run 1:
==> flow/design.v <==
module adder(
    input [2:0] data,
    output cout,
    output s
);
assign s = data[2] ^ data[1] ^ data[0];
assign cout = data[2] & data[1] | (data[0] & (data[2] ^ data[1]));
endmodule
module BoothBase
(
    input neg,  
    input pos,  
    input neg2, 
    input pos2, 
    input [1:0] x,  
    output p
);
assign p = (neg&~x[1]) | (neg2&~x[0]) | (pos&x[1]) | (pos2&x[0]);
endmodule
module BoothSelectSignal
(
    input [2:0] y,  
    output neg,  
    output pos,  
    output neg2, 
    output pos2  
);
assign neg = (y[2]&~y[1]&y[0]) | (y[2]&y[1]&~y[0]);
assign pos = (~y[2]&~y[1]&y[0]) | (~y[2]&y[1]&~y[0]);
assign neg2 = y[2]&~y[1]&~y[0];
assign pos2 = ~y[2]&y[1]&y[0];
endmodule
module BoothInterBase
(
    input [2:0] y,  
    input [63:0] x,
    output [63:0] p,
    output c  
);
wire neg,pos,neg2,pos2;
BoothSelectSignal u_BoothSelectSignal(
    .y(y),
    .neg(neg),
    .pos(pos),
    .neg2(neg2),
    .pos2(pos2)
);
BoothBase u_BoothBase(
    .neg(neg),
    .pos(pos),
    .neg2(neg2),
    .pos2(pos2),
    .x({x[0],1'b0}),
    .p(p[0])
);
generate
    genvar i;
    for(i=1;i<64;i=i+1) begin
        BoothBase us_BoothBase(
            .neg(neg),
            .pos(pos),
            .neg2(neg2),
            .pos2(pos2),
            .x(x[i:i-1]),
            .p(p[i])
        );
    end
endgenerate
assign c = neg || neg2;
endmodule
module wallace17
(
    input [16:0] in_data,
    input [13:0] cin,
    output [13:0] cout,
    output c,s
);
wire [4:0] first_s;
adder first1 (.data(in_data[04:02]), .cout(cout[0]), .s(first_s[0]));
adder first2 (.data(in_data[07:05]), .cout(cout[1]), .s(first_s[1]));
adder first3 (.data(in_data[10:08]), .cout(cout[2]), .s(first_s[2]));
adder first4 (.data(in_data[13:11]), .cout(cout[3]), .s(first_s[3]));
adder first5 (.data(in_data[16:14]), .cout(cout[4]), .s(first_s[4]));
wire [3:0] second_s;
adder second1 (.data(cin[2:0]                   ), .cout(cout[5]), .s(second_s[0]));
adder second2 (.data({in_data[0],cin[4:3]}      ), .cout(cout[6]), .s(second_s[1]));
adder second3 (.data({first_s[1:0],in_data[1]}  ), .cout(cout[7]), .s(second_s[2]));
adder second4 (.data(first_s[4:2]               ), .cout(cout[8]), .s(second_s[3]));
wire [1:0] third_s;
adder third1 (.data({second_s[0],cin[6:5]} ), .cout(cout[09]), .s(third_s[0]));
adder third2 (.data(second_s[3:1]          ), .cout(cout[10]), .s(third_s[1]));
wire [1:0] fourth_s;
adder fourth1 (.data(cin[9:7]               ), .cout(cout[11]), .s(fourth_s[0]));
adder fourth2 (.data({third_s[1:0],cin[10]} ), .cout(cout[12]), .s(fourth_s[1]));
wire fifth_s;
adder fifth1 (.data({fourth_s[1:0],cin[11]}), .cout(cout[13]), .s(fifth_s));
adder sixth1 (.data({fifth_s,cin[13:12]}), .cout(c), .s(s));
endmodule
module mul
(
    input rst,
    input clk,
    input sign,
    input [31:0] x,
    input [31:0] y,
    output [63:0] result
);
wire [63:0] ex_x;
wire [33:0] ex_y;
assign ex_x = sign ? {{32{x[31]}},x} : {32'b0,x};
assign ex_y = sign ? {{2{y[31]}},y} : {2'b0,y};
wire [16:0] carry;
wire [63:0] part_res [16:0];
BoothInterBase ufirst_BoothInterBase(
        .y({ex_y[1:0],1'b0}), 
        .x(ex_x), 
        .p(part_res[0]), 
        .c(carry[0])
    );
generate
    genvar i;
    for(i=2;i<=32;i=i+2) begin
        BoothInterBase ui_BoothInterBase(
            .y(ex_y[i+1:i-1]),
            .x(ex_x<<i),
            .p(part_res[i>>1]),
            .c(carry[i>>1])
        );
    end
endgenerate
reg [16:0] carry_stage;
reg [16:0] part_res_stage [63:0];
integer m,n;
always @(posedge clk or posedge rst) begin
    if(rst) begin
        carry_stage <= 17'b0;
        for(m=0;m<64;m=m+1) begin
            part_res_stage [m] <= 17'b0;
        end
    end
    else begin
        carry_stage <= carry;
        for(m=0;m<64;m=m+1) begin
            for(n=0;n<17;n=n+1) begin
                part_res_stage[m][n] <= part_res[n][m];
            end
        end
    end
end
wire [13:0] wallace_carry [64:0];
wire [63:0] c_res,s_res;
wallace17 ufirst_wallace17(
        .in_data(part_res_stage[0]), 
        .cin(carry_stage[13:0]), 
        .cout(wallace_carry[1]),
        .c(c_res[0]),
        .s(s_res[0])
    );
generate
    genvar k;
    for(k=1;k<64;k=k+1) begin
        wallace17 ufirst_wallace17(
            .in_data(part_res_stage[k]), 
            .cin(wallace_carry[k]), 
            .cout(wallace_carry[k+1]),
            .c(c_res[k]),
            .s(s_res[k])
        );
    end
endgenerate
assign result = s_res + {c_res[62:0],carry_stage[14]} + carry_stage[15];
endmodule
Settings: LEC_CHECK=0, CAP_MARGIN=20, CORE_MARGIN=2, CORE_UTILIZATION=71, MAX_ROUTING_LAYER=met4, SLEW_MARGIN=20; clock period 7.87 ns.
run.sh (not shown) runs the stock make flow with config.mk's settings and CLKGATE_MAP_FILE=.
What the final checks of run 1 revealed, after a flow that finished every stage, was a layout that fails on negative setup slack.
Relative to run 1, the following input files were edited for run 2:
--- a/flow/config.mk
+++ b/flow/config.mk
@@ -9,4 +9,8 @@
 export CORE_MARGIN = 2
-export CORE_UTILIZATION = 71
+export CORE_UTILIZATION = 66
+export CTS_CLUSTER_DIAMETER = 28
+export CTS_CLUSTER_SIZE = 41
 export MAX_ROUTING_LAYER = met4
+export SETUP_SLACK_MARGIN = 1.6
 export SLEW_MARGIN = 20
+export TNS_END_PERCENT = 5
==> flow/constraint.sdc <==
create_clock -name core_clock -period 6.71 [get_ports {clk}]
set_input_delay 1.3420 -clock core_clock [delete_from_list [all_inputs] [get_ports {clk}]]
set_output_delay 1.3420 -clock core_clock [all_outputs]
set_load 0.01 [all_outputs]
Findings:
Run 2 vs. run 1: routed metal-1 wire length now smaller; total area of multi-input combinational cells now smaller; proportion of cell area occupied by registers now smaller; summed area of non-filler cells in the final layout now larger; overall routed net length now smaller. Looking at cell with the largest stage delay on the worst path, the sky130_fd_sc_hd__fa_1 result is from run 1; the sky130_fd_sc_hd__fa_2 one comes from run 2. Against run 1, run 2 reports a number of global-route vias before repair that is lower. Final worst-path cycle share delta for run 2 relative to run 1: 14 points higher. Run 2 ends up with higher clock-buffer cell count than run 1 does. Every stage of run 1 finished as expected; the final checks, on the other hand, flagged negative setup slack, which means the layout fails. Status run 2: flow complete, layout not clean - negative setup slack. Going from run 1 to run 2, critical path depth shows a reduction of 1, wire length of the first global-routing pass shows a reduction of about 1.5%, via total after detailed routing shows a reduction of about 1.9%.
Input-level comparison between run 3 and run 2:
==> flow/config.mk <==
export PLATFORM = sky130hd
export DESIGN_NAME = mul
export DESIGN_NICKNAME = mul
export VERILOG_FILES = /design/flow/design.v
export SDC_FILE = /design/flow/constraint.sdc
export NUM_CORES = 4
export LEC_CHECK = 0
export CAP_MARGIN = 0
export CORE_MARGIN = 2
export CORE_UTILIZATION = 72
export CTS_CLUSTER_SIZE = 37
export HOLD_SLACK_MARGIN = 0.3
export MAX_ROUTING_LAYER = met4
export PLACE_DENSITY_LB_ADDON = 0.28
export SETUP_SLACK_MARGIN = 1.36
export SLEW_MARGIN = 20
==> flow/constraint.sdc <==
create_clock -name core_clock -period 8.34 [get_ports {clk}]
set_input_delay 1.6680 -clock core_clock [delete_from_list [all_inputs] [get_ports {clk}]]
set_output_delay 1.6680 -clock core_clock [all_outputs]
set_load 0.01 [all_outputs]
Results
- Nothing crashed in run 3 and all stages finished; the problem is that the final layout failed, the offending checks being negative setup slack.
- Run 2 → run 3: area overhead of the layout relative to synthesis now sits lower.
- Run 3 vs run 2 — via count of the routed design rose 3.4%.
- Run 3 ended up with part_res_stage[21][11] as its timing startpoint of the critical path; run 2 ended up with part_res_stage[25][13].
- From run 2 to run 3, number of buffers inserted by hold repair at cts did not move at all.
- The floorplan die area number comes out higher for run 2 vs run 3.
The following lists how run 4 was set up differently from run 3:
==> flow/config.mk <==
export PLATFORM = sky130hd
export DESIGN_NAME = mul
export DESIGN_NICKNAME = mul
export VERILOG_FILES = /design/flow/design.v
export SDC_FILE = /design/flow/constraint.sdc
export NUM_CORES = 4
export LEC_CHECK = 0
export CAP_MARGIN = 20
export CORE_MARGIN = 2
export CORE_UTILIZATION = 40
export SLEW_MARGIN = 20
==> flow/constraint.sdc <==
create_clock -name core_clock -period 9.8 [get_ports {clk}]
set_input_delay 1.9600 -clock core_clock [delete_from_list [all_inputs] [get_ports {clk}]]
set_output_delay 1.9600 -clock core_clock [all_outputs]
set_load 0.01 [all_outputs]
### Flow results
Run 4 finished every step from synthesis to the final layout, and the layout passed the timing, DRC and antenna checks.
Run 4 vs run 3: met3 wire length down
Overall routed net length shrinks slightly when moving from run 3 to run 4.
On share of cell area taken by multi-input logic gates, run 3 and run 4 are neck and neck.
Run 3 reports its first element of the critical path as part_res_stage[21][11] while run 4 reports part_res_stage[15][8].
A cell with the biggest individual delay on the critical path of sky130_fd_sc_hd__clkdlybuf4s50_1 is what run 4 shows, while sky130_fd_sc_hd__fa_2 belongs to run 3.
In the metrics for run 3 and run 4, the one carrying the lower non-filler instance count after layout is run 3.
The higher design area came out of run 3.
Compared with run 3, via count of the routed design in run 4 decreased by a little under 10%.
